File: flow/run.sh
#!/bin/bash
# the make line also repeats each setting of config.mk as NAME=value (left out here)
make -C /OpenROAD-flow-scripts/flow DESIGN_CONFIG=/design/flow/config.mk WORK_HOME=/design/flow/orfs CLKGATE_MAP_FILE= finish
File: flow/config.mk
export PLATFORM = sky130hd
export DESIGN_NAME = top
export DESIGN_NICKNAME = top
export VERILOG_FILES = /design/flow/design.v
export SDC_FILE = /design/flow/constraint.sdc
export NUM_CORES = 4
export LEC_CHECK = 0
export ABC_AREA = 1
export CAP_MARGIN = 20
export CELL_PAD_IN_SITES_GLOBAL_PLACEMENT = 0
export CORE_MARGIN = 2
export CORE_UTILIZATION = 72
export CTS_CLUSTER_DIAMETER = 51
export CTS_CLUSTER_SIZE = 82
export GPL_ROUTABILITY_DRIVEN = 0
export PLACE_DENSITY = 0.35
export SETUP_SLACK_MARGIN = 0.29
export SLEW_MARGIN = 20
export TNS_END_PERCENT = 55
File: flow/constraint.sdc
create_clock -name core_clock -period 5.33 [get_ports {clk}]
set_input_delay 1.0660 -clock core_clock [delete_from_list [all_inputs] [get_ports {clk}]]
set_output_delay 1.0660 -clock core_clock [all_outputs]
set_load 0.01 [all_outputs]
File: flow/design.v
module control_unit(
    input clk, rst,
    output reg a_sel, b_sel, PP1_CE, PP2_CE, add, PR_CE, PI_CE
);
    parameter S1 = 3'b001,
              S2 = 3'b010,
              S3 = 3'b011,
              S4 = 3'b100,
              S5 = 3'b101;
    reg [2:0] state, next;
    always @(posedge clk or posedge rst) begin
        if (rst)
            state <= S1;
        else
            state <= next;
    end
    always @(*) begin
        next = S1;
        PP1_CE = 0;
        PP2_CE = 0;
        add = 0;
        PR_CE = 0;
        PI_CE = 0;
        a_sel = 0;
        b_sel = 0;
        case (state) 
            S1: begin
					if(!rst)
                next = S2;
                PP1_CE = 1;
            end
            S2: begin
                next = S3;
                a_sel = 1;
                b_sel = 1;					 
                PP2_CE = 1;
            end
            S3: begin
                next = S4;
                b_sel = 1;
                PP1_CE = 1;					
                add = 1;
                PR_CE = 1;
            end
            S4: begin
                next = S5;
                a_sel = 1;
                PP2_CE = 1;
            end
            S5: begin
                next = S1;
                PI_CE = 1;
            end
        endcase
    end
endmodule
module datapath(
    input clk, rst,
    input a_sel, b_sel, PP1_CE, PP2_CE, add, PR_CE, PI_CE,
    input [11:0] ar, ai, br, bi,
    output reg [23:0] Pr, Pi
);
    wire [11:0] a_mux, b_mux;
    reg [23:0] PP1, PP2, PPs;
    wire [23:0] pro;
    assign a_mux = a_sel ? ai : ar;
    assign b_mux = b_sel ? bi : br;
    assign pro = a_mux * b_mux;  
    always @(posedge clk or posedge rst) begin
        if (rst) begin
            PP1 <= 0;
            PP2 <= 0;
        end else begin
            if (PP1_CE) 
                PP1 <= pro;
            if (PP2_CE) 
                PP2 <= pro;
        end
    end
    always @(*) begin
        if (!add)
            PPs = PP1 + PP2;
        else
            PPs = PP1 - PP2;
    end
    always @(posedge clk or posedge rst) begin
        if (rst) begin
            Pr <= 0;
            Pi <= 0;
        end else begin
            if (PR_CE) 
                Pr <= PPs;
            if (PI_CE) 
                Pi <= PPs;
        end
    end
endmodule
module top(
    input rst, clk,
    input [11:0] ar, ai, br, bi,
    output [23:0] Pi, Pr
);
    wire PP1_CE, PP2_CE, a_sel, b_sel, add, PI_CE, PR_CE;
    control_unit uut1(
        .clk(clk),
        .rst(rst),
        .a_sel(a_sel),
        .b_sel(b_sel),
        .PP1_CE(PP1_CE),
        .PP2_CE(PP2_CE),
        .add(add),
        .PR_CE(PR_CE),
        .PI_CE(PI_CE)
    );
    datapath uut2(
        .clk(clk),
        .rst(rst),
        .a_sel(a_sel),
        .b_sel(b_sel),
        .PP1_CE(PP1_CE),
        .PP2_CE(PP2_CE),
        .add(add),
        .PR_CE(PR_CE),
        .PI_CE(PI_CE),
        .ar(ar),
        .ai(ai),
        .br(br),
        .bi(bi),
        .Pr(Pr),
        .Pi(Pi)
    );
endmodule
==> impl_metrics.yaml, run 1 <==
# implementation run metrics
grt:
  track_usage: 0.718
  grt_overflow: 7
logic_synthesis:
  top_cell: "nand2_1"
  adder_share: 0.275
  synth-warning-count: 2
  ys_area_sq_um: 11300
  avgSynthCellArea_sq_um: 7.12
  ff_type: "dfrtp_1"
  ys_types: 41
  ys_seq_frac: 0.225
  synth_top_cell_by_area: "dfrtp_1"
  xor_share: 0.0296
  synth_top_area_share: 0.222
  synthAoiAreaFrac: 0.0610
  postSynthCellCount: 1581
  synthArstFlopShare: 1.00
  ys.flops: 101
  synth.cell_area_sq_um: 11300
  synth.area.mux_share: 0
  area_leaders: "dfrtp_1, fa_1, nand2_1, inv_1, ha_1"
  common_cells: "nand2_1, inv_1, nor2_1"
  syn_nets: 1818
  synth_stat.cells: 1581
  synth.logic.top_family: "simple AND/OR/NAND/NOR gates"
  simple_gate_share: 0.292
  edf_count: 0
clock_network:
  cts-root-buf: "clkbuf_16"
  clockBufferDepth: 2
  numCtsBuffers: 9
  htree_levels: 3
  cts_num_sinks: 101
die:
  core_sq_um: 15300
  row_count: 45
  io_pins: 98
  initial_core_util: 0.738
  die_h_um: 129
  die_x_um: 129
  die-area_sq_um: 16700
placed_design:
  io_buffers: 97
  hpwl_mm: 26.0
  dp_cells: 1970
run_status:
  toolErrorMsg: "[ERROR GRT-0116] Global routing finished with congestion. Check the congestion regions in the DRC Viewer."
  status: "aborted with a tool error"
  stop_stage: "5_1_grt"
[stage by stage]
stage	area, sq um	utilization	worst slack, ps
floorplan	11500	-	131
global placement	13500	0.883	-602
detailed placement	13500	0.883	-824
CTS	14600	0.959	95.8
[timing repair]
action | CTS
hold buffers | 0
setup buffers | 51
resized | 252
setup endpoints to repair | 34
pin swaps | 132
cloned | 0
[layer usage]
layer | overflow | GRT usage
met5 | 0 | 0.197
met4 | 5 | 0.724
met3 | 0 | 0.535
met2 | 2 | 0.917
met1 | 0 | 0.711
==> run 2: changes to the inputs <==
- ABC_AREA: 1 -> not set
- CAP_MARGIN: 20 -> 40
- CELL_PAD_IN_SITES_GLOBAL_PLACEMENT: 0 -> not set
- CTS_CLUSTER_DIAMETER: 51 -> not set
- CTS_CLUSTER_SIZE: 82 -> not set
- GPL_ROUTABILITY_DRIVEN: 0 -> not set
- PLACE_DENSITY: 0.35 -> 0.38
- SETUP_SLACK_MARGIN: 0.29 -> not set
- TNS_END_PERCENT: 55 -> not set
- clock period: 5.33 -> 6.13 ns (I/O delays scaled with it)
==> run 2 against run 1 <==
Synthesized area shrank 6.1%. Now fails the layout checks on setup timing. Synthesized cell count shrank 23%. Die area shrank 5.9%.
==> impl_metrics.yaml, run 2 <==
# implementation run metrics
run_status:
  status: "complete, but fails checks"
  so_faults: "setup timing"
logic_synthesis:
  xor_share: 0.0431
  synth.area.mux_share: 0.0731
  edf_count: 0
  synth.cell_area_sq_um: 10600
  ys_types: 58
  adder_share: 0.293
  top_cell: "nand2_1"
  synth_top_cell_by_area: "dfrtp_1"
  avgSynthCellArea_sq_um: 8.72
  ff_type: "dfrtp_1"
  synthArstFlopShare: 1.00
  common_cells: "nand2_1, inv_1, fa_1"
  synthAoiAreaFrac: 0.112
  ys_seq_frac: 0.239
  synth-warning-count: 2
  synth.logic.top_family: "adder cells"
  synth_stat.cells: 1213
  ys.flops: 101
  ys_area_sq_um: 10600
  syn_nets: 1450
  postSynthCellCount: 1213
  area_leaders: "dfrtp_1, fa_1, ha_1, nand2_1, inv_1"
  synth_top_area_share: 0.237
  simple_gate_share: 0.169
worst_hold_path:
  whs_endpoint: "uut1.state[3]$_DFF_PP0_"
  holdCritStartpoint: "uut1.state[1]$_DFF_PP0_"
  hold_path_class: "flip-flop to flip-flop"
  whs_path_depth: 0
worst_setup_path:
  startpoint_type: "input port"
  rr_worst_depth: 20
  reg2reg_from: "uut1.state[2]$_DFF_PP0_"
  r2r_slack_ps: -220
  crit_cells: 22
  cp-end-kind: "flip-flop"
  worstPathRequired_ps: 6420
  worstSetupEndpoint: "uut2.PP1[22]$_DFFE_PP0P_"
  crit_path_top_delay_cell: "fa_1"
  path_class: "input port to flip-flop"
  cp_cell_sequence: "clkdlybuf4s50_1, mux2_2, buf_4, nand2_1, fa_1, inv_1, ha_1, ha_1, inv_1, fa_1, inv_1, ha_1, inv_1, fa_1, nor2b_1, o31a_1, o21ai_2, a2111oi_4, buf_4, nor4_4, or4_1, nand3_1"
  cp_common_cell: "inv_1"
  cp_data_arrival_time_ps: 6860
  worstReg2RegEnd: "uut2.PP1[18]$_DFFE_PP0P_"
  path_max_fanout: 7
  cp-startpoint: "bi[2]"
  cp_num_buf_inv: 7
  critical-path-max-stage-delay_ps: 700
  cp_top_family: "adder cells"
placed_design:
  dp_cells: 1584
  place_ws_ps: -693
  hpwl_mm: 25.0
  io_buffers: 97
  gp_congestion: 1.09
route:
  wl_mm: 42.6
  vias: 11500
  drc: 0
  drt_iter0_drc: 1581
  viasPerCell: 7.07
  dr.pass1.iters: 11
  wl_per_cell_um: 26.3
  detail-route-antenna-nets: 0
final_timing:
  skew_ps: 8.65
  slew_headroom: 0.522
  fmax_mhz: 152
  fin_crit_sh: 1.07
  slew_viol_final: 0
  fin_crit_ps: 6580
  setup_viol: 30
  setup_ws_ps: -447
  tightest_slew_ps: 712
  hold_viol: 0
die:
  core_sq_um: 14400
  initial_core_util: 0.733
  io_pins: 98
  die_x_um: 125
  die_h_um: 125
  row_count: 44
  die-area_sq_um: 15700
grt:
  grt_start_max_net_pins: 58
  met3_usage: 0.0633
  grt-busiest-layer: "met2"
  track_usage: 0.415
  grt_pass1_wl_mm: 51.3
  met1_usage: 0.460
  antenna_found_initial: 7
  grt_overflow: 0
  use_met2: 0.732
  grt_pass1_vias: 10200
clock_network:
  numCtsBuffers: 9
  cts_hold_buf: 0
  clock.latency.late_pin_ps: 350
  htree_levels: 3
  cts-root-buf: "clkbuf_16"
  clockBufferDepth: 2
  cts_tree: "built"
  cts_num_sinks: 101
  path_clk_slew_ps: 70
run:
  warnings: 29
  maxCapViolations: 0
finish:
  final_nets: 1664
  final_cells: 1620
  area_growth_pct: 28.9
==> run 2: what timing repair did <==
| action | CTS | global route |
|---|---|---|
| pin swaps | 6 | 50 |
| buffers inserted | 0 | 15 |
| resized | 22 | 104 |
| endpoints found under the setup margin | 16 | 20 |
==> run 2: per-layer routing <==
layer / part of all wire / vias to the layer above
li1: - / 4400
met4: 0.13 / 4
met2: 0.44 / 1252
met1: 0.29 / 5238
met3: 0.13 / 560
met5: 0.00080 / -
==> run 2: area by class of cell <==
type	instances	area (sq um)
repair buffers	242	2210
multi-input cells	914	7720
flip-flops and latches	101	2530
clock inverters	4	53.8
well taps	184	230
diodes	4	10.0
clock buffers	12	267
inverters	159	599
fillers	429	798
==> run 2: metrics by stage <==
step	utilization	cell area, sq um	hold slack (ps)	setup TNS, ps
2_1_floorplan	-	10600	367	0
3_3_place_gp	0.878	12700	441	-7020
3_5_place_dp	0.878	12700	445	-9870
4_1_cts	0.908	13100	470	0
5_1_grt	0.944	13600	488	-9610
6_report	0.945	13600	468	-9310
==> run 3: changes to the inputs <==
- ABC_AREA: not set -> 0
- CAP_MARGIN: 40 -> 20
- CORE_MARGIN: 2 -> 3
- CORE_UTILIZATION: 72 -> 58
- GPL_ROUTABILITY_DRIVEN: not set -> 1
- HOLD_SLACK_MARGIN: not set -> -0.09
- MIN_ROUTING_LAYER: not set -> met2
- PLACE_DENSITY: 0.38 -> not set
- PLACE_DENSITY_LB_ADDON: not set -> 0.26
- SETUP_SLACK_MARGIN: not set -> -0.47
- clock period: 6.13 -> 9.06 ns (I/O delays scaled with it)
==> run 3 against run 2 <==
The layout fails its checks (DRC). Die area grew 27%. Routed wire length down 29%. Highest routed layer unchanged. Sequential cell count did not move. Count of clock-buffer cells in the layout shrank 3. Non-clock buffer count is 136 lower. Critical path type unchanged. Register-to-register slack better by 1700 ps. Clock skew grew 2.5 ps. Sequential share of layout area is 2.4 points higher. Via count increased by 6.8%. Final cell count is 6.1% lower.
==> impl_metrics.yaml, run 3 <==
# implementation run metrics
route:
  wl_mm: 30.1
  dr.pass1.iters: 53
  detail-route-antenna-nets: 0
  drt_iter0_drc: 2508
  num_antenna_cells: 0
  drc: 2
  viasPerCell: 8.05
  vias: 12200
  wl_per_cell_um: 19.8
worst_setup_path:
  crit_cells: 18
  cp_num_buf_inv: 4
  r2r_slack_ps: 1490
  cp_data_arrival_time_ps: 8090
  cp-end-kind: "flip-flop"
  path_class: "input port to flip-flop"
  path_max_fanout: 12
  reg2reg_from: "uut1.state[2]$_DFF_PP0_"
  worstPathRequired_ps: 9290
  worstReg2RegEnd: "uut2.PP1[23]$_DFFE_PP0P_"
  critical-path-max-stage-delay_ps: 910
  cp_common_cell: "fa_1"
  cp-startpoint: "ai[8]"
  startpoint_type: "input port"
  worstSetupEndpoint: "uut2.PP1[23]$_DFFE_PP0P_"
  crit_path_top_delay_cell: "o311ai_0"
  cp_top_family: "adder cells"
  rr_worst_depth: 17
  cp_cell_sequence: "clkdlybuf4s50_1, nand2_1, nand2_1, nand2_1, fa_1, inv_1, fa_1, inv_1, fa_1, fa_1, fa_1, inv_1, ha_1, nand3_1, o311ai_0, a31oi_1, xnor2_1, o21ai_0"
logic_synthesis:
  area_leaders: "dfrtp_1, fa_1, ha_1, nand2_1, inv_1"
  syn_nets: 1450
  ys.flops: 101
  synthArstFlopShare: 1.00
  postSynthCellCount: 1213
  synth_top_cell_by_area: "dfrtp_1"
  synth.area.mux_share: 0.0731
  synthAoiAreaFrac: 0.112
  ys_area_sq_um: 10600
  ys_seq_frac: 0.239
  synth_top_area_share: 0.237
  ff_type: "dfrtp_1"
  synth-warning-count: 2
  top_cell: "nand2_1"
  synth.logic.top_family: "adder cells"
  xor_share: 0.0431
  edf_count: 0
  ys_types: 58
  adder_share: 0.293
  common_cells: "nand2_1, inv_1, fa_1"
  simple_gate_share: 0.169
  avgSynthCellArea_sq_um: 8.72
  synth_stat.cells: 1213
  synth.cell_area_sq_um: 10600
die:
  die_x_um: 141
  row_count: 48
  initial_core_util: 0.601
  die_h_um: 141
  core_sq_um: 17600
  die-area_sq_um: 19900
  io_pins: 98
final_timing:
  fin_crit_sh: 0.867
  worst_hold_slack_ps: 462
  rsz0062_at_grt: "false"
  timing.setup.tns_ps: 0
  slew_headroom: 0.309
  setup_ws_ps: 1200
  fmax_mhz: 127
  fin_crit_ps: 7860
  slew_viol_final: 0
  skew_ps: 11.1
  tightest_slew_ps: 1030
  hold_viol: 0
  setup_viol: 0
clock_network:
  cts_num_sinks: 101
  path_clk_slew_ps: 80
  clock.latency.late_pin_ps: 370
  cts_setup_buffers: 0
  numCtsBuffers: 9
  cts_tree: "built"
  cts_resized: 0
  cts_hold_buf: 0
  cts-root-buf: "clkbuf_16"
  htree_levels: 3
  clockBufferDepth: 2
placed_design:
  gp_congestion: 1.06
  place_ws_ps: 1100
  placed_area_sq_um: 11800
  hpwl_mm: 22.9
  io_buffers: 97
grt:
  grt_overflow: 0
  antenna_found_initial: 0
  track_usage: 0.462
  grt_pass1_vias: 13700
  grt_start_max_net_pins: 58
  grt_pass1_wl_mm: 48.9
finish:
  area_growth_pct: 14.3
  fin_area_sq_um: 12100
  post-route-util: 0.687
  final_nets: 1528
  fillCellCount: 1499
run_status:
  status: "complete, but fails checks"
  so_faults: "DRC"
run:
  maxCapViolations: 0
  warnings: 26
worst_hold_path:
  whs_endpoint: "uut1.state[3]$_DFF_PP0_"
  hold_path_class: "flip-flop to flip-flop"
  whs_path_depth: 0
  holdCritStartpoint: "uut1.state[1]$_DFF_PP0_"
-- run 3: layout make-up --
| type | instances | area [sq um] | area share |
|---|---|---|---|
| Clock inverter | 7 | 105 | 0.00870 |
| Sequential cell | 101 | 2530 | 0.209 |
| Tap cell | 225 | 282 | 0.0233 |
| Inverter | 159 | 599 | 0.0496 |
| Multi-Input combinational cell | 914 | 7310 | 0.605 |
| Clock buffer | 9 | 225 | 0.0186 |
| Timing Repair Buffer | 106 | 1040 | 0.0859 |
-- run 3: layer usage --
metal / GRT usage / vias up / routed length [um]
met5: 0.195 / - / 306
met4: 0.0760 / 16 / 2940
met3: 0.670 / 486 / 12800
met2: 0.524 / 3215 / 14000
met1: - / 4430 / 0
li1: - / 4091 / -
-- run 3: per-stage QoR --
stage	instances
finish	1521
floorplan	1213
CTS	1521
detailed placement	1505
global route	1521
global placement	1505
==> run 4: changes to the inputs <==
- ABC_AREA: 0 -> not set
- CORE_MARGIN: 3 -> 2
- CORE_UTILIZATION: 58 -> 68
- CTS_CLUSTER_DIAMETER: not set -> 361
- CTS_CLUSTER_SIZE: not set -> 29
- GPL_ROUTABILITY_DRIVEN: 1 -> not set
- HOLD_SLACK_MARGIN: -0.09 -> not set
- MAX_ROUTING_LAYER: not set -> met4
- MIN_ROUTING_LAYER: met2 -> not set
- PLACE_DENSITY_LB_ADDON: 0.26 -> not set
- SETUP_SLACK_MARGIN: -0.47 -> -0.16
- TNS_END_PERCENT: not set -> 5
- clock period: 9.06 -> 5.73 ns (I/O delays scaled with it)
==> run 4 against run 3 <==
The layout fails its checks (setup timing). Count of clock-buffer cells in the layout is 2 higher. Clock skew grew 0.97 ps. Register-to-register slack worse by 2500 ps. Cell area increased by 18%. Highest routed layer is now met4. Synthesized cell count is the same. Sequential share of layout area fell by 3.1 points. Critical endpoint is now uut2.PP1[17]$_DFFE_PP0P_.
==> impl_metrics.yaml, run 4 <==
# implementation run metrics
finish:
  fin_area_sq_um: 14200
  comb_area_sq_um: 8080
  seq_area_sq_um: 2530
  final_nets: 1708
  fillCellCount: 502
  area_growth_pct: 34.4
final_timing:
  setup_viol: 30
  setup_ws_ps: -996
  worst_hold_slack_ps: 483
  skew_ps: 12.1
  fin_crit_ps: 6730
  slew_headroom: 0.394
  slew_viol_final: 0
  fmax_mhz: 149
  timing.setup.tns_ps: -19510
  tightest_slew_ps: 902
  fin_crit_sh: 1.17
  hold_viol: 0
logic_synthesis:
  synth-warning-count: 2
  ys.flops: 101
  synth_top_area_share: 0.237
  area_leaders: "dfrtp_1, fa_1, ha_1, nand2_1, inv_1"
  common_cells: "nand2_1, inv_1, fa_1"
  synth_stat.cells: 1213
  syn_nets: 1450
  synth.area.mux_share: 0.0731
  ys_types: 58
  ys_area_sq_um: 10600
  adder_share: 0.293
  synthArstFlopShare: 1.00
  synth_top_cell_by_area: "dfrtp_1"
  synthAoiAreaFrac: 0.112
  avgSynthCellArea_sq_um: 8.72
  ys_seq_frac: 0.239
  simple_gate_share: 0.169
  synth.logic.top_family: "adder cells"
  top_cell: "nand2_1"
  edf_count: 0
  synth.cell_area_sq_um: 10600
  xor_share: 0.0431
  postSynthCellCount: 1213
  ff_type: "dfrtp_1"
worst_setup_path:
  cp-end-kind: "flip-flop"
  worstSetupEndpoint: "uut2.PP1[17]$_DFFE_PP0P_"
  worstReg2RegEnd: "uut2.PP1[17]$_DFFE_PP0P_"
  cp_top_family: "adder cells"
  crit_path_top_delay_cell: "fa_1"
  cp_cell_sequence: "clkbuf_2, mux2_4, buf_4, buf_4, nand2_4, fa_1, inv_2, fa_1, inv_2, fa_1, fa_2, fa_1, inv_2, ha_4, nand3_4, buf_4, o311ai_4, a31oi_2, xnor2_2, mux2_2"
  reg2reg_from: "uut1.state[2]$_DFF_PP0_"
  startpoint_type: "input port"
  path_max_fanout: 4
  critical-path-max-stage-delay_ps: 800
  cp_common_cell: "fa_1"
  path_class: "input port to flip-flop"
  rr_worst_depth: 21
  cp_data_arrival_time_ps: 6960
  worstPathRequired_ps: 5970
  r2r_slack_ps: -960
  cp-startpoint: "bi[3]"
  crit_cells: 20
  cp_num_buf_inv: 7
grt:
  grt_pass1_wl_mm: 53.1
  grt-busiest-layer: "met2"
  grt_overflow: 0
  antenna_found_initial: 2
  track_usage: 0.428
  met3_usage: 0.0636
  met1_usage: 0.467
  grt_start_max_net_pins: 58
  use_met2: 0.707
  grt_pass1_vias: 10700
placed_design:
  hpwl_mm: 24.4
  io_buffers: 97
  place_ws_ps: -836
  placed_area_sq_um: 12800
  gp_congestion: 1.03
clock_network:
  cts_tree: "built"
  numCtsBuffers: 9
  htree_levels: 3
  cts_hold_buf: 0
  cts_num_sinks: 101
  clock.latency.late_pin_ps: 350
  cts-root-buf: "clkbuf_16"
  clockBufferDepth: 2
  path_clk_slew_ps: 70
route:
  viasPerCell: 7.09
  wl_per_cell_um: 27.5
  vias: 11800
  dr.pass1.iters: 10
  detail-route-antenna-nets: 0
  wl_mm: 45.9
  drt_iter0_drc: 2056
  drc: 0
die:
  core_sq_um: 15200
  initial_core_util: 0.695
  row_count: 45
  io_pins: 98
  die-area_sq_um: 16600
  die_h_um: 129
  die_x_um: 129
run:
  maxCapViolations: 0
  warnings: 29
worst_hold_path:
  hold_path_class: "flip-flop to flip-flop"
  whs_endpoint: "uut2.PP1[8]$_DFFE_PP0P_"
  whs_path_depth: 2
  holdCritStartpoint: "uut2.PP1[8]$_DFFE_PP0P_"
run_status:
  status: "complete, but fails checks"
  so_faults: "setup timing"
==> run 4: timing repair <==
action	in CTS	in global routing
setup endpoints to repair	20	24
pin swaps	56	84
buffers inserted	37	26
gates cloned	1	2
resized	119	136
==> run 4: routing by layer <==
metal  share of wire  vias up  wire [um]
met5               0        -          0
met3            0.15      649       6790
met1            0.29     5311      13100
met4            0.14        0       6340
met2            0.43     1358      19600
li1                -     4497          -
==> run 4: final cells by class <==
cell class / count / area share
sequential: 101 / 0.178
multi-input combinational: 915 / 0.568
antenna: 2 / 0.000352
clock inverter: 5 / 0.00247
tap: 188 / 0.0166
inverter: 159 / 0.0422
timing repair buffer: 285 / 0.175
clock buffer: 11 / 0.0171
==> run 4: metrics by stage <==
stage / std cells / util
6_report: 1666 / 0.935
3_3_place_gp: 1604 / 0.841
4_1_cts: 1643 / 0.896
5_1_grt: 1666 / 0.935
2_1_floorplan: 1213 / -
3_5_place_dp: 1604 / 0.841
==> run 5: changes to the inputs <==
- ABC_AREA: not set -> 1
- CELL_PAD_IN_SITES_GLOBAL_PLACEMENT: not set -> 0
- CORE_UTILIZATION: 68 -> 65
- CTS_CLUSTER_DIAMETER: 361 -> 51
- CTS_CLUSTER_SIZE: 29 -> 73
- GPL_ROUTABILITY_DRIVEN: not set -> 0
- MAX_ROUTING_LAYER: met4 -> not set
- PLACE_DENSITY_LB_ADDON: not set -> 0.01
- SETUP_SLACK_MARGIN: -0.16 -> -0.34
- TNS_END_PERCENT: 5 -> 55
- clock period: 5.73 -> 4.77 ns (I/O delays scaled with it)
==> run 5 against run 4 <==
The layout still fails its checks (setup timing). Synthesized cell count increased by 30%. Highest routed layer unchanged. Utilization decreased by 4.7 points. Critical endpoint is now uut2.PP1[15]$_DFFE_PP0P_. Global-route usage decreased by 6.4 points.
==> impl_metrics.yaml, run 5 <==
# implementation run metrics
run_status:
  so_faults: "setup timing"
  status: "complete, but fails checks"
die:
  initial_core_util: 0.658
  die_h_um: 136
  die-area_sq_um: 18400
  io_pins: 98
  die_x_um: 136
  core_sq_um: 17100
  row_count: 48
final_timing:
  slew_viol_final: 0
  slew_headroom: 0.350
  setup_ws_ps: -989
  fin_crit_ps: 5760
  rsz0062_at_grt: "true"
  hold_viol: 0
  tightest_slew_ps: 974
  fmax_mhz: 174
  setup_viol: 36
  skew_ps: 17.2
  fin_crit_sh: 1.21
logic_synthesis:
  synth_top_cell_by_area: "dfrtp_1"
  synth-warning-count: 2
  ys_seq_frac: 0.225
  synth_stat.cells: 1581
  avgSynthCellArea_sq_um: 7.12
  postSynthCellCount: 1581
  simple_gate_share: 0.292
  synth.cell_area_sq_um: 11300
  syn_nets: 1818
  synth.area.mux_share: 0
  area_leaders: "dfrtp_1, fa_1, nand2_1, inv_1, ha_1"
  ys_types: 41
  common_cells: "nand2_1, inv_1, nor2_1"
  synthArstFlopShare: 1.00
  adder_share: 0.275
  synth_top_area_share: 0.222
  xor_share: 0.0296
  ys_area_sq_um: 11300
  synthAoiAreaFrac: 0.0610
  ff_type: "dfrtp_1"
  edf_count: 0
  top_cell: "nand2_1"
  synth.logic.top_family: "simple AND/OR/NAND/NOR gates"
  ys.flops: 101
worst_setup_path:
  cp-startpoint: "uut1.state[2]$_DFF_PP0_"
  crit_cells: 24
  path_class: "flip-flop to flip-flop"
  startpoint_type: "flip-flop"
  critical-path-max-stage-delay_ps: 820
  reg2reg_from: "uut1.state[2]$_DFF_PP0_"
  worstSetupEndpoint: "uut2.PP1[15]$_DFFE_PP0P_"
  r2r_slack_ps: -990
  cp_common_cell: "fa_1"
  cp_top_family: "adder cells"
  cp_data_arrival_time_ps: 6010
  cp-end-kind: "flip-flop"
  worstReg2RegEnd: "uut2.PP1[15]$_DFFE_PP0P_"
  crit_path_top_delay_cell: "fa_1"
  rr_worst_depth: 24
  cp_cell_sequence: "nor2_4, buf_6, nand2_2, o21ai_4, buf_4, buf_12, nand2_2, fa_1, inv_2, fa_1, fa_2, fa_1, inv_1, fa_1, inv_2, ha_4, nand2_4, nor2_4, inv_2, nor2_4, a21oi_2, or2_1, nand3_1, nand2_1"
  worstPathRequired_ps: 5020
  cp_num_buf_inv: 7
  path_max_fanout: 5
worst_hold_path:
  whs_endpoint: "uut1.state[4]$_DFF_PP0_"
  holdCritStartpoint: "uut1.state[2]$_DFF_PP0_"
  hold_path_class: "flip-flop to flip-flop"
  whs_path_depth: 0
route:
  wl_per_cell_um: 20.7
  viasPerCell: 6.05
  drt_iter0_drc: 1290
  drc: 0
  dr.pass1.iters: 6
  detail-route-antenna-nets: 0
  wl_mm: 43.0
  vias: 12600
finish:
  final_cells: 2080
  post-route-util: 0.888
  fin_area_sq_um: 15200
  area_growth_pct: 34.9
  final_nets: 2083
clock_network:
  cts_hold_buf: 0
  cts-root-buf: "clkbuf_16"
  numCtsBuffers: 9
  cts_tree: "built"
  path_clk_slew_ps: 80
  htree_levels: 3
  cts_num_sinks: 101
  clock.latency.late_pin_ps: 360
  clockBufferDepth: 2
placed_design:
  dp_cells: 1993
  hpwl_mm: 23.9
  io_buffers: 97
  placed_area_sq_um: 13400
grt:
  grt_start_max_net_pins: 60
  track_usage: 0.364
  grt_overflow: 0
  grt_pass1_vias: 11500
  antenna_found_initial: 4
  grt_pass1_wl_mm: 52.9
run:
  warnings: 29
  maxCapViolations: 0
run 5: per-layer routing:
metal / vias to the layer above / part of all wire / global-route usage
met1: 5714 / 0.31 / 0.395
met4: 0 / 0.12 / 0.245
met2: 1064 / 0.46 / 0.671
met3: 482 / 0.11 / 0.0355
met5: - / 0 / 0
li1: 5328 / - / -
run 5: cell type report:
class	count	area [sq um]
antenna	4	10.0
clock buffer	9	225
clock inverter	7	90.1
fill	800	1930
inverter	315	1200
multi-input combinational	1136	8300
sequential	101	2530
tap	225	282
timing repair buffer	283	2550
run 5: what timing repair did:
action,CTS,global route
resized,141,163
buffers inserted,35,47
cloned,1,0
setup endpoints to repair,30,32
pin swaps,85,94
run 5: through the flow:
stage / worst slack [ps] / setup TNS [ps] / hold WS (ps)
6_report: -989 / -27020 / 467
4_1_cts: -509 / -12350 / 464
2_1_floorplan: -342 / -6540 / 373
5_1_grt: -1070 / -28790 / 474
3_5_place_dp: -1130 / -32880 / 446
3_3_place_gp: -1030 / -28940 / 440
==> run 6: changes to the inputs <==
- ABC_AREA: 1 -> not set
- CELL_PAD_IN_SITES_GLOBAL_PLACEMENT: 0 -> not set
- CORE_UTILIZATION: 65 -> 68
- CTS_CLUSTER_DIAMETER: 51 -> 361
- CTS_CLUSTER_SIZE: 73 -> 29
- GPL_ROUTABILITY_DRIVEN: 0 -> not set
- MAX_ROUTING_LAYER: not set -> met4
- PLACE_DENSITY_LB_ADDON: 0.01 -> not set
- SETUP_SLACK_MARGIN: -0.34 -> -0.16
- TNS_END_PERCENT: 55 -> not set
- clock period: 4.77 -> 6.82 ns (I/O delays scaled with it)
==> run 6 against run 5 <==
Now clean on timing, DRC and antenna. Count of clock-buffer cells in the layout grew 1. Global-route usage grew 1.1 points. Sequential cell count is the same. Die area shrank 10%. Critical path type is now input port to flip-flop. Non-clock buffer count shrank 119. Cell area shrank 18%. Synthesized cell count shrank 23%. First-iteration DRC count shrank 49%.
==> impl_metrics.yaml, run 6 <==
# implementation run metrics
run_status:
  status: "complete, no violations"
placed_design:
  io_buffers: 97
  gp_congestion: 1.02
  hpwl_mm: 23.5
finish:
  final_nets: 1586
  post-route-util: 0.823
  area_growth_pct: 18.3
  fillCellCount: 987
logic_synthesis:
  xor_share: 0.0431
  ys_area_sq_um: 10600
  synth_top_area_share: 0.237
  area_leaders: "dfrtp_1, fa_1, ha_1, nand2_1, inv_1"
  synth-warning-count: 2
  syn_nets: 1450
  synth_top_cell_by_area: "dfrtp_1"
  avgSynthCellArea_sq_um: 8.72
  common_cells: "nand2_1, inv_1, fa_1"
  synthAoiAreaFrac: 0.112
  ys_seq_frac: 0.239
  ys_types: 58
  synth.cell_area_sq_um: 10600
  synthArstFlopShare: 1.00
  postSynthCellCount: 1213
  ff_type: "dfrtp_1"
  top_cell: "nand2_1"
  adder_share: 0.293
  synth_stat.cells: 1213
  simple_gate_share: 0.169
  ys.flops: 101
  synth.area.mux_share: 0.0731
  synth.logic.top_family: "adder cells"
  edf_count: 0
clock_network:
  cts_resized: 0
  cts_tree: "built"
  clockBufferDepth: 2
  path_clk_slew_ps: 70
  cts_setup_buffers: 0
  clock.latency.late_pin_ps: 360
  htree_levels: 3
  numCtsBuffers: 9
  cts_num_sinks: 101
  cts-root-buf: "clkbuf_16"
  cts_hold_buf: 0
worst_setup_path:
  worstPathRequired_ps: 7050
  cp_num_buf_inv: 8
  critical-path-max-stage-delay_ps: 550
  crit_cells: 22
  cp_data_arrival_time_ps: 6820
  crit_path_top_delay_cell: "fa_1"
  cp-startpoint: "ai[7]"
  cp-end-kind: "flip-flop"
  cp_top_family: "adder cells"
  cp_cell_sequence: "clkdlybuf4s50_1, nand2_1, nand2_1, nand2_1, fa_1, inv_1, fa_1, inv_1, fa_1, inv_1, fa_1, inv_1, fa_1, inv_1, ha_1, nand3_1, buf_4, o311ai_0, buf_4, a31oi_1, xnor2_1, mux2_2"
  worstReg2RegEnd: "uut2.PP1[16]$_DFFE_PP0P_"
  rr_worst_depth: 20
  path_max_fanout: 4
  path_class: "input port to flip-flop"
  reg2reg_from: "uut1.state[2]$_DFF_PP0_"
  r2r_slack_ps: 680
  startpoint_type: "input port"
  worstSetupEndpoint: "uut2.PP1[17]$_DFFE_PP0P_"
route:
  vias: 9301
  num_antenna_cells: 0
  wl_mm: 28.8
  wl_per_cell_um: 18.7
  detail-route-antenna-nets: 0
  dr.pass1.iters: 6
  drt_iter0_drc: 660
  drc: 0
  viasPerCell: 6.03
grt:
  grt_pass1_wl_mm: 46.9
  track_usage: 0.375
  antenna_found_initial: 0
  grt_overflow: 0
  grt_start_max_net_pins: 58
  grt_pass1_vias: 9477
die:
  core_sq_um: 15200
  die-area_sq_um: 16600
  io_pins: 98
  row_count: 45
  die_h_um: 129
  die_x_um: 129
  initial_core_util: 0.695
final_timing:
  fin_crit_sh: 0.965
  hold_viol: 0
  slew_viol_final: 0
  fmax_mhz: 152
  skew_ps: 9.86
  worst_hold_slack_ps: 458
  slew_headroom: 0.509
  tightest_slew_ps: 717
  setup_viol: 0
  fin_crit_ps: 6580
run:
  warnings: 28
  maxCapViolations: 0
worst_hold_path:
  holdCritStartpoint: "uut1.state[1]$_DFF_PP0_"
  hold_path_class: "flip-flop to flip-flop"
  whs_path_depth: 0
  whs_endpoint: "uut1.state[3]$_DFF_PP0_"
[run 6: metrics by stage]
| stage | cell area, sq um | TNS, ps | instances | setup WS, ps |
|---|---|---|---|---|
| 2_1_floorplan | 10600 | 0 | 1213 | 461 |
| 3_3_place_gp | 12200 | 0 | 1526 | 104 |
| 3_5_place_dp | 12200 | -240 | 1526 | -70.4 |
| 4_1_cts | 12500 | 0 | 1542 | 292 |
| 5_1_grt | 12500 | -1.46 | 1542 | -1.46 |
| 6_report | 12500 | 0 | 1542 | 236 |
[run 6: layout make-up]
cell class	instances	area (sq um)	area share
multi-input cells	914	7310	0.584
flip-flops and latches	101	2530	0.202
repair buffers	164	1520	0.122
inverters	159	599	0.0479
clock buffers	10	239	0.0191
well taps	188	235	0.0188
clock inverters	6	76.3	0.00610
[run 6: metal layers]
metal / part of all wire / GRT usage
met5: 0 / -
met4: 0.062 / 0.204
met3: 0.051 / 0.0358
met2: 0.51 / 0.660
met1: 0.38 / 0.423
==> run 7: changes to the inputs <==
- CTS_CLUSTER_DIAMETER: 361 -> not set
- CTS_CLUSTER_SIZE: 29 -> 37
- MAX_ROUTING_LAYER: met4 -> not set
- SETUP_SLACK_MARGIN: -0.16 -> not set
- clock period: 6.82 -> 5.51 ns (I/O delays scaled with it)
==> run 7 against run 6 <==
The run now fails in 5_1_grt. Die area is the same. Synthesized area did not move. Synthesized cell count did not move.
==> impl_metrics.yaml, run 7 <==
# implementation run metrics
placed_design:
  dp_cells: 1604
  hpwl_mm: 22.9
  io_buffers: 97
  gp_congestion: 0.977
clock_network:
  htree_levels: 3
  clockBufferDepth: 2
  cts_hold_buf: 0
  cts-root-buf: "clkbuf_16"
  cts_num_sinks: 101
  numCtsBuffers: 9
logic_synthesis:
  ys_area_sq_um: 10600
  syn_nets: 1450
  common_cells: "nand2_1, inv_1, fa_1"
  ys.flops: 101
  synth_top_area_share: 0.237
  synthAoiAreaFrac: 0.112
  top_cell: "nand2_1"
  ys_seq_frac: 0.239
  postSynthCellCount: 1213
  synth.logic.top_family: "adder cells"
  ff_type: "dfrtp_1"
  synth_top_cell_by_area: "dfrtp_1"
  avgSynthCellArea_sq_um: 8.72
  edf_count: 0
  ys_types: 58
  area_leaders: "dfrtp_1, fa_1, ha_1, nand2_1, inv_1"
  synth.cell_area_sq_um: 10600
  synth.area.mux_share: 0.0731
  xor_share: 0.0431
  synthArstFlopShare: 1.00
  simple_gate_share: 0.169
  adder_share: 0.293
  synth-warning-count: 2
  synth_stat.cells: 1213
grt:
  track_usage: 0.765
  grt_overflow: 94
die:
  die_h_um: 129
  die-area_sq_um: 16600
  io_pins: 98
  die_x_um: 129
  initial_core_util: 0.695
  core_sq_um: 15200
  row_count: 45
run_status:
  stop_stage: "5_1_grt"
  toolErrorMsg: "[ERROR GRT-0232] Routing congestion too high. Check the congestion heatmap in the GUI."
  status: "aborted with a tool error"
==> run 7: through the flow <==
step | hold WS [ps] | instance area (sq um) | setup WS, ps
2_1_floorplan | 386 | 10800 | -179
3_3_place_gp | 450 | 13000 | -796
3_5_place_dp | 460 | 13000 | -858
4_1_cts | 483 | 14000 | -115
==> run 7: routing by layer <==
layer	GRT overflow	track usage
met4	46	0.818
met1	1	0.761
met3	0	0.590
met5	0	0.129
met2	47	0.941
==> run 7: repair_timing <==
item,CTS
gates cloned,0
setup buffers,39
pin swaps,72
resized,197
endpoints found under the setup margin,30
==> run 8: changes to the inputs <==
- CORE_UTILIZATION: 68 -> 40
- CTS_CLUSTER_DIAMETER: not set -> 255
- CTS_CLUSTER_SIZE: 37 -> 93
- PLACE_DENSITY_LB_ADDON: not set -> 0.3
- TNS_END_PERCENT: not set -> 20
- clock period: 5.51 -> 7.0 ns (I/O delays scaled with it)
==> run 8 against run 7 <==
Now clean on timing, DRC and antenna. Die area increased by 68%. Synthesized cell count unchanged. Synthesized area unchanged.
==> impl_metrics.yaml, run 8 <==
# implementation run metrics
logic_synthesis:
  ys_area_sq_um: 10600
  syn_nets: 1450
  ys_seq_frac: 0.239
  edf_count: 0
  ys.flops: 101
  common_cells: "nand2_1, inv_1, fa_1"
  synth.logic.top_family: "adder cells"
  top_cell: "nand2_1"
  synth-warning-count: 2
  xor_share: 0.0431
  adder_share: 0.293
  avgSynthCellArea_sq_um: 8.72
  synth.cell_area_sq_um: 10600
  postSynthCellCount: 1213
  synthAoiAreaFrac: 0.112
  area_leaders: "dfrtp_1, fa_1, ha_1, nand2_1, inv_1"
  synth_top_area_share: 0.237
  synthArstFlopShare: 1.00
  ff_type: "dfrtp_1"
  synth_stat.cells: 1213
  simple_gate_share: 0.169
  synth.area.mux_share: 0.0731
  synth_top_cell_by_area: "dfrtp_1"
  ys_types: 58
final_timing:
  slew_viol_final: 0
  fin_crit_ps: 6530
  slew_headroom: 0.463
  rsz0062_at_grt: "false"
  setup_viol: 0
  tightest_slew_ps: 805
  worst_hold_slack_ps: 451
  skew_ps: 11.5
  fmax_mhz: 153
  setup_ws_ps: 467
  timing.setup.tns_ps: 0
  hold_viol: 0
  fin_crit_sh: 0.933
placed_design:
  place_ws_ps: 103
  io_buffers: 97
  hpwl_mm: 23.1
  gp_congestion: 0.954
worst_setup_path:
  cp_data_arrival_time_ps: 6770
  cp_cell_sequence: "clkdlybuf4s50_1, nand2_1, nand2_1, nand2_1, fa_1, inv_1, fa_1, inv_1, fa_1, inv_1, fa_1, inv_1, fa_1, inv_1, ha_1, nand3_1, buf_4, o311ai_0, buf_4, a31oi_1, xnor2_1, mux2_2"
  cp_num_buf_inv: 8
  worstReg2RegEnd: "uut2.PP1[17]$_DFFE_PP0P_"
  crit_path_top_delay_cell: "fa_1"
  critical-path-max-stage-delay_ps: 560
  worstSetupEndpoint: "uut2.PP1[17]$_DFFE_PP0P_"
  startpoint_type: "input port"
  path_max_fanout: 8
  crit_cells: 22
  reg2reg_from: "uut1.state[2]$_DFF_PP0_"
  cp-startpoint: "ai[7]"
  path_class: "input port to flip-flop"
  cp_top_family: "adder cells"
  r2r_slack_ps: 780
  rr_worst_depth: 22
  worstPathRequired_ps: 7230
  cp-end-kind: "flip-flop"
clock_network:
  cts_resized: 0
  path_clk_slew_ps: 70
  clockBufferDepth: 2
  cts-root-buf: "clkbuf_16"
  cts_hold_buf: 0
  cts_setup_buffers: 0
  cts_tree: "built"
  cts_num_sinks: 101
  htree_levels: 3
  numCtsBuffers: 9
  clock.latency.late_pin_ps: 350
route:
  drc: 0
  dr.pass1.iters: 5
  drt_iter0_drc: 449
  vias: 8812
  num_antenna_cells: 0
  wl_per_cell_um: 16.6
  detail-route-antenna-nets: 0
  wl_mm: 27.8
  viasPerCell: 5.27
grt:
  met1_usage: 0.261
  grt-busiest-layer: "met2"
  use_met2: 0.347
  grt_start_max_net_pins: 58
  grt_overflow: 0
  met3_usage: 0.0321
  antenna_found_initial: 0
  grt_pass1_vias: 8841
  track_usage: 0.202
  grt_pass1_wl_mm: 45.6
worst_hold_path:
  holdCritStartpoint: "uut1.state[1]$_DFF_PP0_"
  whs_path_depth: 0
  hold_path_class: "flip-flop to flip-flop"
  whs_endpoint: "uut1.state[3]$_DFF_PP0_"
finish:
  area_growth_pct: 18.6
  fillCellCount: 2554
  comb_area_sq_um: 7310
  seq_area_sq_um: 2530
  final_nets: 1570
run_status:
  status: "complete, no violations"
die:
  die-area_sq_um: 27700
  core_sq_um: 26000
  die_h_um: 167
  initial_core_util: 0.407
  io_pins: 98
  die_x_um: 167
  row_count: 59
run:
  warnings: 26
  maxCapViolations: 0
-- run 8: layout make-up --
cell class                 count  area share
tap                          335      0.0334
clock inverter                 6     0.00709
inverter                     159      0.0478
clock buffer                  10      0.0191
multi-input combinational    914       0.583
sequential                   101       0.202
timing repair buffer         148       0.108
-- run 8: through the flow --
stage | area (sq um) | utilization | std cells
global route | 12500 | 0.482 | 1673
CTS | 12500 | 0.482 | 1673
finish | 12500 | 0.482 | 1673
floorplan | 10600 | - | 1213
detailed placement | 12200 | 0.470 | 1657
global placement | 12200 | 0.470 | 1657
-- run 8: metal layers --
metal | wire length, um | up-vias
li1 | - | 4202
met1 | 12300 | 4308
met2 | 13300 | 255
met3 | 1310 | 47
met4 | 826 | 0
met5 | 0 | -
==> run 9: changes to the inputs <==
- CORE_UTILIZATION: 40 -> 71
- CTS_CLUSTER_DIAMETER: 255 -> 51
- CTS_CLUSTER_SIZE: 93 -> not set
- PLACE_DENSITY_LB_ADDON: 0.3 -> 0.28
- TNS_END_PERCENT: 20 -> not set
- clock period: 7.0 -> 6.11 ns (I/O delays scaled with it)
==> run 9 against run 8 <==
The run now fails in 5_1_grt. Synthesized cell count stayed put. Die area down 43%. Synthesized area stayed put.
==> impl_metrics.yaml, run 9 <==
# implementation run metrics
logic_synthesis:
  synth.area.mux_share: 0.0731
  top_cell: "nand2_1"
  postSynthCellCount: 1213
  synth_stat.cells: 1213
  synth-warning-count: 2
  edf_count: 0
  adder_share: 0.293
  synth.logic.top_family: "adder cells"
  synthAoiAreaFrac: 0.112
  synth_top_area_share: 0.237
  ys.flops: 101
  syn_nets: 1450
  ff_type: "dfrtp_1"
  ys_area_sq_um: 10600
  synth_top_cell_by_area: "dfrtp_1"
  ys_types: 58
  avgSynthCellArea_sq_um: 8.72
  xor_share: 0.0431
  area_leaders: "dfrtp_1, fa_1, ha_1, nand2_1, inv_1"
  ys_seq_frac: 0.239
  synthArstFlopShare: 1.00
  simple_gate_share: 0.169
  common_cells: "nand2_1, inv_1, fa_1"
  synth.cell_area_sq_um: 10600
die:
  die_h_um: 126
  die_x_um: 126
  die-area_sq_um: 15900
  initial_core_util: 0.727
  io_pins: 98
  row_count: 44
  core_sq_um: 14500
placed_design:
  hpwl_mm: 26.7
  place_ws_ps: -716
  io_buffers: 97
  gp_congestion: 1.04
  placed_area_sq_um: 12800
  dp_cells: 1606
run_status:
  status: "aborted with a tool error"
  toolErrorMsg: "[ERROR GRT-0232] Routing congestion too high. Check the congestion heatmap in the GUI."
  stop_stage: "5_1_grt"
grt:
  grt_overflow: 50
  track_usage: 0.723
clock_network:
  cts_num_sinks: 101
  clockBufferDepth: 2
  numCtsBuffers: 9
  cts_hold_buf: 0
  htree_levels: 3
  cts-root-buf: "clkbuf_16"
## run 9: metal layers
metal | overflow | GRT usage
met1 | 0 | 0.702
met2 | 27 | 0.922
met3 | 0 | 0.533
met4 | 23 | 0.783
met5 | 0 | 0.0960
## run 9: repair_timing
| action | 4_1_cts |
|---|---|
| pin swaps | 11 |
| setup endpoints to repair | 18 |
| buffers inserted | 3 |
| gates resized | 32 |
==> run 10: changes to the inputs <==
- ABC_AREA: not set -> 1
- CELL_PAD_IN_SITES_GLOBAL_PLACEMENT: not set -> 0
- CTS_CLUSTER_SIZE: not set -> 73
- GPL_ROUTABILITY_DRIVEN: not set -> 0
- MAX_ROUTING_LAYER: not set -> met4
- PLACE_DENSITY_LB_ADDON: 0.28 -> 0.05
- SETUP_SLACK_MARGIN: not set -> 0.29
- TNS_END_PERCENT: not set -> 55
- clock period: 6.11 -> 5.52 ns (I/O delays scaled with it)
==> run 10 against run 9 <==
The flow again stops in 5_1_grt. Synthesized cell count is 30% higher. Die area rose by 6.3%. Synthesized area increased by 6.5%.
==> impl_metrics.yaml, run 10 <==
# implementation run metrics
run_status:
  status: "aborted with a tool error"
  stop_stage: "5_1_grt"
  toolErrorMsg: "[ERROR GRT-0116] Global routing finished with congestion. Check the congestion regions in the DRC Viewer."
logic_synthesis:
  synth_top_area_share: 0.222
  synth_stat.cells: 1581
  synthArstFlopShare: 1.00
  avgSynthCellArea_sq_um: 7.12
  synth.logic.top_family: "simple AND/OR/NAND/NOR gates"
  synth.area.mux_share: 0
  ff_type: "dfrtp_1"
  xor_share: 0.0296
  synth_top_cell_by_area: "dfrtp_1"
  ys.flops: 101
  ys_area_sq_um: 11300
  area_leaders: "dfrtp_1, fa_1, nand2_1, inv_1, ha_1"
  postSynthCellCount: 1581
  simple_gate_share: 0.292
  synth-warning-count: 2
  adder_share: 0.275
  synth.cell_area_sq_um: 11300
  ys_seq_frac: 0.225
  syn_nets: 1818
  edf_count: 0
  ys_types: 41
  synthAoiAreaFrac: 0.0610
  common_cells: "nand2_1, inv_1, nor2_1"
  top_cell: "nand2_1"
die:
  initial_core_util: 0.717
  die-area_sq_um: 16900
  row_count: 46
  die_x_um: 130
  io_pins: 98
  die_h_um: 130
  core_sq_um: 15700
placed_design:
  hpwl_mm: 25.0
  dp_cells: 1966
  io_buffers: 97
  placed_area_sq_um: 13400
clock_network:
  cts-root-buf: "clkbuf_16"
  cts_num_sinks: 101
  clockBufferDepth: 2
  numCtsBuffers: 9
  htree_levels: 3
  cts_hold_buf: 0
grt:
  track_usage: 0.685
  grt_overflow: 3
## run 10: layer usage
| metal | track usage | overflow |
|---|---|---|
| met1 | 0.659 | 0 |
| met2 | 0.892 | 2 |
| met3 | 0.435 | 0 |
| met4 | 0.701 | 1 |
| met5 | - | - |
## run 10: timing repair
| item | CTS |
|---|---|
| cloned | 2 |
| pin swaps | 95 |
| endpoints found under the setup margin | 32 |
| gates resized | 193 |
| setup buffers | 76 |
## run 10: metrics by stage
step / setup WS (ps) / hold WS [ps]
CTS: 269 / 448
detailed placement: -579 / 431
global placement: -392 / 428
floorplan: 283 / 373
==> run 11: changes to the inputs <==
- ABC_AREA: 1 -> not set
- CAP_MARGIN: 20 -> 40
- CELL_PAD_IN_SITES_GLOBAL_PLACEMENT: 0 -> not set
- CORE_UTILIZATION: 71 -> 72
- CTS_CLUSTER_DIAMETER: 51 -> not set
- CTS_CLUSTER_SIZE: 73 -> not set
- GPL_ROUTABILITY_DRIVEN: 0 -> not set
- MAX_ROUTING_LAYER: met4 -> not set
- PLACE_DENSITY_LB_ADDON: 0.05 -> not set
- SETUP_SLACK_MARGIN: 0.29 -> 1.06
- TNS_END_PERCENT: 55 -> not set
- clock period: 5.52 -> 4.08 ns (I/O delays scaled with it)
==> run 11 against run 10 <==
The run fails in 4_1_cts. Synthesized cell count is 23% lower. Die area shrank 7.2%. Synthesized area down 6.1%.
==> impl_metrics.yaml, run 11 <==
# implementation run metrics
logic_synthesis:
  adder_share: 0.293
  synth.area.mux_share: 0.0731
  common_cells: "nand2_1, inv_1, fa_1"
  ys_types: 58
  ys.flops: 101
  synth_stat.cells: 1213
  syn_nets: 1450
  xor_share: 0.0431
  synth-warning-count: 2
  ys_seq_frac: 0.239
  avgSynthCellArea_sq_um: 8.72
  top_cell: "nand2_1"
  simple_gate_share: 0.169
  synth.logic.top_family: "adder cells"
  synthAoiAreaFrac: 0.112
  synth.cell_area_sq_um: 10600
  area_leaders: "dfrtp_1, fa_1, ha_1, nand2_1, inv_1"
  synth_top_cell_by_area: "dfrtp_1"
  ff_type: "dfrtp_1"
  edf_count: 0
  synth_top_area_share: 0.237
  synthArstFlopShare: 1.00
  ys_area_sq_um: 10600
  postSynthCellCount: 1213
placed_design:
  dp_cells: 1597
  io_buffers: 97
  hpwl_mm: 24.0
  place_ws_ps: -2070
  gp_congestion: 0.997
die:
  die_x_um: 125
  row_count: 44
  die-area_sq_um: 15700
  io_pins: 98
  core_sq_um: 14400
  initial_core_util: 0.733
  die_h_um: 125
run_status:
  toolErrorMsg: "[ERROR DPL-0038] Utilization greater than 100%, impossible to legalize"
  stop_stage: "4_1_cts"
  status: "aborted with a tool error"
==> run 11: stage by stage <==
step | instance area (sq um)
3_3_place_gp | 13200
3_5_place_dp | 13200
2_1_floorplan | 11100
==> run 12: changes to the inputs <==
- ABC_AREA: not set -> 0
- CAP_MARGIN: 40 -> 20
- CORE_UTILIZATION: 72 -> 68
- CTS_CLUSTER_DIAMETER: not set -> 242
- CTS_CLUSTER_SIZE: not set -> 96
- PLACE_DENSITY: not set -> 0.36
- SETUP_SLACK_MARGIN: 1.06 -> 0.2
- clock period: 4.08 -> 3.86 ns (I/O delays scaled with it)
==> run 12 against run 11 <==
The run fails in 5_1_grt. Synthesized area unchanged. Synthesized cell count unchanged. Die area up 5.7%.
==> impl_metrics.yaml, run 12 <==
# implementation run metrics
logic_synthesis:
  adder_share: 0.293
  ys.flops: 101
  ys_area_sq_um: 10600
  synthArstFlopShare: 1.00
  syn_nets: 1450
  synthAoiAreaFrac: 0.112
  synth_top_area_share: 0.237
  edf_count: 0
  postSynthCellCount: 1213
  xor_share: 0.0431
  simple_gate_share: 0.169
  ys_seq_frac: 0.239
  synth.cell_area_sq_um: 10600
  area_leaders: "dfrtp_1, fa_1, ha_1, nand2_1, inv_1"
  avgSynthCellArea_sq_um: 8.72
  common_cells: "nand2_1, inv_1, fa_1"
  ys_types: 58
  top_cell: "nand2_1"
  synth.logic.top_family: "adder cells"
  synth_stat.cells: 1213
  synth.area.mux_share: 0.0731
  synth-warning-count: 2
  synth_top_cell_by_area: "dfrtp_1"
  ff_type: "dfrtp_1"
die:
  io_pins: 98
  row_count: 45
  die_x_um: 129
  initial_core_util: 0.695
  die-area_sq_um: 16600
  core_sq_um: 15200
  die_h_um: 129
clock_network:
  numCtsBuffers: 9
  htree_levels: 3
  cts-root-buf: "clkbuf_16"
  cts_num_sinks: 101
  clockBufferDepth: 2
placed_design:
  placed_area_sq_um: 13300
  hpwl_mm: 22.9
  gp_congestion: 0.974
  io_buffers: 97
run_status:
  stop_stage: "5_1_grt"
  toolErrorMsg: "[ERROR DPL-0038] Utilization greater than 100%, impossible to legalize"
  status: "aborted with a tool error"
-- run 12: repair_timing --
action | in CTS
hold buffers | 0
gates resized | 156
pin swaps | 54
buffers inserted | 29
endpoints found under the setup margin | 51
gates cloned | 0
-- run 12: per-stage QoR --
step	std cells	hold WS, ps	worst slack (ps)	setup TNS [ps]
4_1_cts	1677	487	-1620	-46180
3_5_place_dp	1632	460	-2130	-66350
3_3_place_gp	1632	453	-2040	-62940
2_1_floorplan	1213	422	-1540	-38610
==> run 13: changes to the inputs <==
- ABC_AREA: 0 -> not set
- CORE_UTILIZATION: 68 -> 72
- CTS_CLUSTER_DIAMETER: 242 -> 46
- CTS_CLUSTER_SIZE: 96 -> not set
- PLACE_DENSITY: 0.36 -> not set
- PLACE_DENSITY_LB_ADDON: not set -> 0.26
- SETUP_SLACK_MARGIN: 0.2 -> not set
- clock period: 3.86 -> 6.24 ns (I/O delays scaled with it)
==> run 13 against run 12 <==
Now fails the layout checks on setup timing. Synthesized area did not move. Synthesized cell count did not move. Die area fell by 5.4%.
==> impl_metrics.yaml, run 13 <==
# implementation run metrics
logic_synthesis:
  synth_top_area_share: 0.237
  simple_gate_share: 0.169
  ys_seq_frac: 0.239
  synth.area.mux_share: 0.0731
  area_leaders: "dfrtp_1, fa_1, ha_1, nand2_1, inv_1"
  top_cell: "nand2_1"
  synth.cell_area_sq_um: 10600
  ys_types: 58
  ys_area_sq_um: 10600
  postSynthCellCount: 1213
  ys.flops: 101
  ff_type: "dfrtp_1"
  synthAoiAreaFrac: 0.112
  synth_stat.cells: 1213
  xor_share: 0.0431
  edf_count: 0
  synth-warning-count: 2
  synthArstFlopShare: 1.00
  synth_top_cell_by_area: "dfrtp_1"
  avgSynthCellArea_sq_um: 8.72
  synth.logic.top_family: "adder cells"
  common_cells: "nand2_1, inv_1, fa_1"
  syn_nets: 1450
  adder_share: 0.293
final_timing:
  fin_crit_ps: 6380
  slew_headroom: 0.461
  setup_viol: 18
  skew_ps: 8.75
  tightest_slew_ps: 803
  setup_ws_ps: -140
  fin_crit_sh: 1.02
  worst_hold_slack_ps: 476
  rsz0062_at_grt: "true"
  hold_viol: 0
  fmax_mhz: 157
  slew_viol_final: 0
run:
  warnings: 28
  maxCapViolations: 0
route:
  num_antenna_cells: 0
  dr.pass1.iters: 6
  wl_per_cell_um: 22.1
  vias: 10400
  wl_mm: 35.2
  drc: 0
  viasPerCell: 6.52
  detail-route-antenna-nets: 0
  drt_iter0_drc: 1288
grt:
  grt_start_max_net_pins: 58
  grt_overflow: 0
  antenna_found_initial: 0
  grt_pass1_vias: 10300
  grt_pass1_wl_mm: 50.6
  track_usage: 0.405
placed_design:
  dp_cells: 1575
  placed_area_sq_um: 12600
  hpwl_mm: 24.4
  io_buffers: 97
  gp_congestion: 1.01
worst_setup_path:
  cp_top_family: "adder cells"
  cp_cell_sequence: "clkdlybuf4s50_1, nand2_1, nand2_2, nand2_1, fa_1, inv_1, fa_1, inv_2, fa_1, fa_2, fa_1, inv_1, ha_4, buf_4, a21oi_2, o21bai_1, nand4_1, nand3_1, o21ai_1, and3_1, o31ai_1"
  r2r_slack_ps: 90
  crit_cells: 21
  rr_worst_depth: 21
  critical-path-max-stage-delay_ps: 590
  path_max_fanout: 7
  worstPathRequired_ps: 6460
  path_class: "input port to flip-flop"
  startpoint_type: "input port"
  reg2reg_from: "uut1.state[2]$_DFF_PP0_"
  worstSetupEndpoint: "uut2.PP2[18]$_DFFE_PP0N_"
  cp_common_cell: "fa_1"
  cp_num_buf_inv: 5
  worstReg2RegEnd: "uut2.PP2[18]$_DFFE_PP0N_"
  crit_path_top_delay_cell: "fa_2"
  cp-end-kind: "flip-flop"
  cp-startpoint: "ar[8]"
  cp_data_arrival_time_ps: 6600
clock_network:
  clockBufferDepth: 2
  cts_hold_buf: 0
  cts_tree: "built"
  numCtsBuffers: 9
  path_clk_slew_ps: 70
  cts_num_sinks: 101
  cts-root-buf: "clkbuf_16"
  htree_levels: 3
  clock.latency.late_pin_ps: 360
run_status:
  status: "complete, but fails checks"
  so_faults: "setup timing"
finish:
  final_nets: 1645
  final_cells: 1597
  post-route-util: 0.915
  area_growth_pct: 24.9
  fin_area_sq_um: 13200
die:
  die-area_sq_um: 15700
  io_pins: 98
  die_x_um: 125
  row_count: 44
  die_h_um: 125
  initial_core_util: 0.733
  core_sq_um: 14400
worst_hold_path:
  whs_endpoint: "uut2.PP1[9]$_DFFE_PP0P_"
  holdCritStartpoint: "uut2.PP1[9]$_DFFE_PP0P_"
  hold_path_class: "flip-flop to flip-flop"
  whs_path_depth: 2
## run 13: what timing repair did
item	CTS	global route
resized	14	46
pin swaps	1	24
setup buffers	1	5
endpoints found under the setup margin	14	20
## run 13: through the flow
stage | TNS (ps) | worst slack [ps]
final | -1000 | -140
after global routing | -4200 | -432
after CTS | -8.01 | -4.65
after detailed placement | -8430 | -624
after global placement | -4530 | -493
after floorplan | 0 | 77.2
## run 13: layout make-up
class | instances | area, sq um
Timing Repair Buffer | 223 | 1950
Sequential cell | 101 | 2530
Tap cell | 184 | 230
Clock inverter | 7 | 73.8
Inverter | 159 | 599
Fill cell | 571 | 1220
Clock buffer | 9 | 225
Multi-Input combinational cell | 914 | 7590
## run 13: layer usage
| metal | global-route usage | share of wire | wire length, um |
|---|---|---|---|
| met5 | 0 | 0 | 0 |
| met4 | 0.284 | 0.095 | 3350 |
| met3 | 0.0599 | 0.093 | 3280 |
| met2 | 0.709 | 0.48 | 16800 |
| met1 | 0.455 | 0.34 | 11800 |
==> run 14: changes to the inputs <==
- ABC_AREA: not set -> 1
- CTS_CLUSTER_DIAMETER: 46 -> not set
- CTS_CLUSTER_SIZE: not set -> 96
- PLACE_DENSITY: not set -> 0.43
- PLACE_DENSITY_LB_ADDON: 0.26 -> not set
- clock period: 6.24 -> 5.7 ns (I/O delays scaled with it)
==> run 14 against run 13 <==
The run now fails in 5_1_grt. Die area increased by 6.3%. Synthesized area grew 6.5%. Synthesized cell count grew 30%.
==> impl_metrics.yaml, run 14 <==
# implementation run metrics
logic_synthesis:
  synthAoiAreaFrac: 0.0610
  synth_top_area_share: 0.222
  top_cell: "nand2_1"
  ys.flops: 101
  synth_stat.cells: 1581
  adder_share: 0.275
  syn_nets: 1818
  avgSynthCellArea_sq_um: 7.12
  ys_types: 41
  ys_seq_frac: 0.225
  simple_gate_share: 0.292
  synth_top_cell_by_area: "dfrtp_1"
  synth-warning-count: 2
  postSynthCellCount: 1581
  common_cells: "nand2_1, inv_1, nor2_1"
  edf_count: 0
  xor_share: 0.0296
  synthArstFlopShare: 1.00
  ff_type: "dfrtp_1"
  synth.logic.top_family: "simple AND/OR/NAND/NOR gates"
  ys_area_sq_um: 11300
  synth.cell_area_sq_um: 11300
  synth.area.mux_share: 0
  area_leaders: "dfrtp_1, fa_1, nand2_1, inv_1, ha_1"
run_status:
  status: "aborted with a tool error"
  toolErrorMsg: "[ERROR GRT-0232] Routing congestion too high. Check the congestion heatmap in the GUI."
  stop_stage: "5_1_grt"
clock_network:
  cts_num_sinks: 101
  cts_hold_buf: 0
  htree_levels: 3
  numCtsBuffers: 9
  cts-root-buf: "clkbuf_16"
  clockBufferDepth: 2
placed_design:
  io_buffers: 97
  gp_congestion: 1.03
  dp_cells: 1968
  hpwl_mm: 26.9
grt:
  grt_overflow: 81
  track_usage: 0.744
die:
  die_x_um: 129
  die-area_sq_um: 16700
  row_count: 45
  initial_core_util: 0.738
  die_h_um: 129
  core_sq_um: 15300
  io_pins: 98
[run 14: metal layers]
metal,GRT overflow,track usage
met5,0,0.179
met4,34,0.825
met3,1,0.543
met2,46,0.959
met1,0,0.705
[run 14: repair_timing]
item	CTS
pin swaps	18
setup endpoints to repair	27
buffers inserted	3
resized	38
[run 14: metrics by stage]
step | hold WS, ps | worst slack, ps | area, sq um
after detailed placement | 446 | -550 | 13200
after floorplan | 373 | 195 | 11300
after CTS | 462 | -6.59 | 13700
after global placement | 431 | -299 | 13200
